==> run a: inputs <==
// auv_top
module auv_top #(
    parameter integer ADDR_WIDTH = 24,
    parameter integer ROM_SIZE = 16384,
    parameter [ADDR_WIDTH-1:0] RST_VECTOR = 'h0,
    localparam integer RomSizeWords = ROM_SIZE / 4,
    localparam integer RomWidth = $clog2(RomSizeWords)
) (
    input   logic                       clk, rst_n,
    output  logic   [RomWidth-1:0]      imem_adr,
    input   logic   [31:0]              imem_dat,
    output  logic   [ADDR_WIDTH-1:0]    wb_adr_o,
    input   logic   [15:0]              wb_dat_i,
    output  logic   [15:0]              wb_dat_o,
    output  logic   [ 1:0]              wb_sel_o,
    output  logic                       wb_we_o, wb_stb_o, wb_cyc_o,
    input   logic                       wb_ack_i, wb_stall_i
);
clock: 14.3 ns
lec_check: 0
cap_margin: 20
core_aspect_ratio: 0.91
core_margin: 3
core_utilization: 72
cts_cluster_size: 45
place_density_lb_addon: 0.22
setup_slack_margin: 4.11
slew_margin: 15
run.sh (not shown) runs the stock make flow with config.mk's settings and CLKGATE_MAP_FILE=.
==> run b (differences from run a) <==
Settings changed: CAP_MARGIN 20 to 25, CELL_PAD_IN_SITES_DETAIL_PLACEMENT from default to 1, CELL_PAD_IN_SITES_GLOBAL_PLACEMENT from default to 1, CORE_ASPECT_RATIO 0.91 to 0.74, CORE_MARGIN 3 to 4, CORE_UTILIZATION 72 to 40, CTS_CLUSTER_DIAMETER from default to 283, CTS_CLUSTER_SIZE 45 to default, MIN_ROUTING_LAYER from default to met2, PLACE_DENSITY_LB_ADDON 0.22 to 0.0, SETUP_SLACK_MARGIN 4.11 to default, SLEW_MARGIN 15 to 20.
==> flow/constraint.sdc (replaced) <==
create_clock -name core_clock -period 12.0 [get_ports {clk}]
set_input_delay 2.4000 -clock core_clock [delete_from_list [all_inputs] [get_ports {clk}]]
set_output_delay 2.4000 -clock core_clock [all_outputs]
set_load 0.01 [all_outputs]
==> run c (differences from run a) <==
Settings changed: CORE_ASPECT_RATIO 0.91 to 0.55, CORE_MARGIN 3 to 7, CORE_UTILIZATION 72 to 27, CTS_CLUSTER_SIZE 45 to 80, GPL_ROUTABILITY_DRIVEN from default to 1, GPL_TIMING_DRIVEN from default to 1, PLACE_DENSITY from default to 0.75, PLACE_DENSITY_LB_ADDON 0.22 to default, SETUP_SLACK_MARGIN 4.11 to 1.61, SLEW_MARGIN 15 to 20.
==> flow/constraint.sdc (replaced) <==
create_clock -name core_clock -period 10.7 [get_ports {clk}]
set_input_delay 2.1400 -clock core_clock [delete_from_list [all_inputs] [get_ports {clk}]]
set_output_delay 2.1400 -clock core_clock [all_outputs]
set_load 0.01 [all_outputs]
==> results <==
item                                                                        run b                   run a           run c
Die boundary width                                                         410 um                  276 um          581 um
Status                                                     stopped before the end  stopped before the end  finished clean
Last stage reached                                                        5_1_grt                 5_1_grt               -
Cell count after placement                                                  6,317                   5,516           7,144
Die outline height                                                         305 um                  252 um          326 um
Final weighted congestion in routability-driven placement                    1.29                    1.45            1.14
Number of instances resized during post-cts repair                              0                       8              17
Number of levels in the clock H-tree                                            2                       3               2
Placeable core area                                                 118,000 sq um            65,300 sq um   176,000 sq um
Pre-CTS setup slack                                                       1.90 ns                 4.33 ns         1.42 ns
Initial cell density of the core                                            0.405                   0.732           0.272
Number of setup buffers added after CTS                                         0                       0               3
Area enclosed by the die boundary                                   125,000 sq um            69,500 sq um   190,000 sq um
Number of placement rows                                                      108                      89             114

==> inputs of build 24 <==
auv_top again, from the RTL that the note above started with.
clock: 8.26 ns
lec_check: 0
cap_margin: 30
core_margin: 2
core_utilization: 66
gpl_timing_driven: 0
hold_slack_margin: 0.04
max_routing_layer: met4
place_density_lb_addon: 0.06
slew_margin: 25
tns_end_percent: 60
==> inputs of build 44, as changes to build 24 <==
==> flow/config.mk (replaced) <==
export PLATFORM = sky130hd
export DESIGN_NAME = auv_top
export DESIGN_NICKNAME = auv_top
export VERILOG_FILES = /design/flow/design.v
export SDC_FILE = /design/flow/constraint.sdc
export NUM_CORES = 4
export LEC_CHECK = 0
export CAP_MARGIN = 20
export CELL_PAD_IN_SITES_DETAIL_PLACEMENT = 2
export CELL_PAD_IN_SITES_GLOBAL_PLACEMENT = 0
export CORE_ASPECT_RATIO = 1.03
export CORE_MARGIN = 2
export CORE_UTILIZATION = 23
export GPL_ROUTABILITY_DRIVEN = 1
export MIN_ROUTING_LAYER = met1
export PLACE_DENSITY = 0.37
export SLEW_MARGIN = 20
==> flow/constraint.sdc (replaced) <==
create_clock -name core_clock -period 15.9 [get_ports {clk}]
set_input_delay 3.1800 -clock core_clock [delete_from_list [all_inputs] [get_ports {clk}]]
set_output_delay 3.1800 -clock core_clock [all_outputs]
set_load 0.01 [all_outputs]
==> comparison <==
Build 24 never finished: it broke off in global routing (GRT-0116). Build 44 finished clean.
In synthesized cell count, build 24 and build 44 do not differ.
Between build 24 and build 44, the lower die area is in build 24 (gap 65%, measured against build 44).
In synthesized area, build 44 and build 24 do not differ.
==> figures <==
Status: build 24 did not finish; build 44 no timing/DRC/antenna violations
Failing step: build 24 global routing; build 44 -
Die Size: build 24 0.0746 mm²; build 44 0.211 mm²
Post-detailed-placement half-perimeter wirelength: build 24 189000 µm; build 44 202000 µm
Starting utilization of the core area: build 24 66.7%; build 44 23.2%
Minimum setup slack after placement: build 24 -1820 ps; build 44 4070 ps
Total cell area at the placement stage: build 24 0.0510 mm²; build 44 0.0526 mm²
Std-Cell Rows: build 24 98; build 44 169
Buffers added on ports: build 24 102; build 44 107
Placed Instances: build 24 5861; build 44 7428
Placeable core region: build 24 0.0716 mm²; build 44 0.206 mm²
Weighted congestion reported at the end of routability-driven placement: build 24 1.37; build 44 1.03
CTS-repair resized insts: build 24 102; build 44 0
Clock buffer count from CTS: build 24 72; build 44 86
Horiz. Die Dim: build 24 273 µm; build 44 453 µm
Post-CTS setup repair buffer count: build 24 21; build 44 0
Chip Height: build 24 273 µm; build 44 467 µm

==> inputs of try-onyx <==
Starting RTL as in the previous note.
export LEC_CHECK = 0
export CAP_MARGIN = 20
export CORE_ASPECT_RATIO = 0.91
export CORE_MARGIN = 3
export CORE_UTILIZATION = 72
export CTS_CLUSTER_SIZE = 45
export PLACE_DENSITY = 0.35
export SETUP_SLACK_MARGIN = -0.92
export SLEW_MARGIN = 15
create_clock -name core_clock -period 13.5 [get_ports {clk}]
==> try-harbor: changes against try-onyx <==
Settings changed: CAP_MARGIN 20 to 0, CORE_ASPECT_RATIO 0.91 to unset, CORE_MARGIN 3 to 2, CTS_CLUSTER_DIAMETER set to 100, CTS_CLUSTER_SIZE 45 to 75, MAX_ROUTING_LAYER set to met4, PLACE_DENSITY 0.35 to unset, SETUP_SLACK_MARGIN -0.92 to -0.67, SLEW_MARGIN 15 to 20.
==> flow/constraint.sdc (replaced) <==
create_clock -name core_clock -period 6.85 [get_ports {clk}]
set_input_delay 1.3700 -clock core_clock [delete_from_list [all_inputs] [get_ports {clk}]]
set_output_delay 1.3700 -clock core_clock [all_outputs]
set_load 0.01 [all_outputs]
==> try-willow: changes against try-onyx <==
Settings changed: CORE_ASPECT_RATIO 0.91 to unset, CORE_MARGIN 3 to 2, CORE_UTILIZATION 72 to 40, CTS_CLUSTER_SIZE 45 to unset, PLACE_DENSITY 0.35 to unset, SETUP_SLACK_MARGIN -0.92 to unset, SLEW_MARGIN 15 to 20.
==> flow/constraint.sdc (replaced) <==
create_clock -name core_clock -period 11.6 [get_ports {clk}]
set_input_delay 2.3200 -clock core_clock [delete_from_list [all_inputs] [get_ports {clk}]]
set_output_delay 2.3200 -clock core_clock [all_outputs]
set_load 0.01 [all_outputs]
==> try-pepper: changes against try-onyx <==
Settings changed: CORE_ASPECT_RATIO 0.91 to unset, CORE_MARGIN 3 to 2, CORE_UTILIZATION 72 to 57, CTS_CLUSTER_SIZE 45 to unset, MAX_ROUTING_LAYER set to met4, PLACE_DENSITY 0.35 to unset, SETUP_SLACK_MARGIN -0.92 to 1.65, SLEW_MARGIN 15 to 20, TNS_END_PERCENT set to 5.
==> flow/constraint.sdc (replaced) <==
create_clock -name core_clock -period 6.5 [get_ports {clk}]
set_input_delay 1.3000 -clock core_clock [delete_from_list [all_inputs] [get_ports {clk}]]
set_output_delay 1.3000 -clock core_clock [all_outputs]
set_load 0.01 [all_outputs]
==> summary of the runs <==
try-willow completed with no timing, DRC or antenna violations. try-pepper died in global routing (5_1_grt), error ODB-0269. try-harbor never finished: it broke off in global routing (5_1_grt) on GRT-0116. try-onyx aborted during global routing (5_1_grt), error ODB-0269. Area after synthesis is the same in try-harbor and try-onyx. Die size: try-onyx is lower than try-pepper (about 20%). In synthesized cell count, try-pepper and try-willow do not differ.
==> figures <==
                                                                        try-harbor                    try-onyx                  try-pepper                  try-willow
Status                                                      stopped before the end      stopped before the end      stopped before the end     complete, no violations
Last stage reached                                        global routing (5_1_grt)    global routing (5_1_grt)    global routing (5_1_grt)                           -
Detailed-placement wirelength estimate                                    148.0 mm                    148.5 mm                    185.8 mm                    187.1 mm
Count of buffers from port buffering                                           107                         107                         107                         107
Number of setup buffers added after CTS                                          0                           0                          97                           0
Number of buffers created by CTS                                                23                          70                          70                          69
Pre-placement core utilization                                              72.69%                      73.23%                      57.38%                      40.42%
Die span in y                                                             261.6 um                    251.8 um                    293.6 um                    349.6 um
Gpl congestion                                                               1.466                       1.246                       1.196                       1.131
Die footprint                                                          68,450 um^2                 69,500 um^2                 86,170 um^2                122,300 um^2
Number of warnings reported in the yosys synthesis log                           5                           5                           5                           5
H-tree lvl count                                                                 1                           3                           3                           3
Cells after DPL                                                              5,702                       5,512                       6,196                       6,228
Cell Rows                                                                       94                          89                         106                         126
Avg Synthesized Cell Area                                               10.06 um^2                  10.06 um^2                  10.06 um^2                  10.06 um^2
Number of clock sinks seen by CTS                                              693                         693                         693                         693
Placed cell areas                                                      51,400 um^2                 49,800 um^2                 54,020 um^2                 51,060 um^2
Cts repair resizes                                                               2                           0                         470                           0
Chip Width                                                                261.6 um                    276.1 um                    293.6 um                    349.6 um
CTS root buffer                                         sky130_fd_sc_hd__clkbuf_16  sky130_fd_sc_hd__clkbuf_16  sky130_fd_sc_hd__clkbuf_16  sky130_fd_sc_hd__clkbuf_16
Mux area share                                                              8.124%                      8.124%                      8.124%                      8.124%
Worst setup slack before clock tree synthesis                             14.98 ps                     3716 ps                   -289.2 ps                     1997 ps
Yosys Instances                                                              4,750                       4,750                       4,750                       4,750
Core region area                                                       65,750 um^2                 65,260 um^2                 83,290 um^2                118,200 um^2
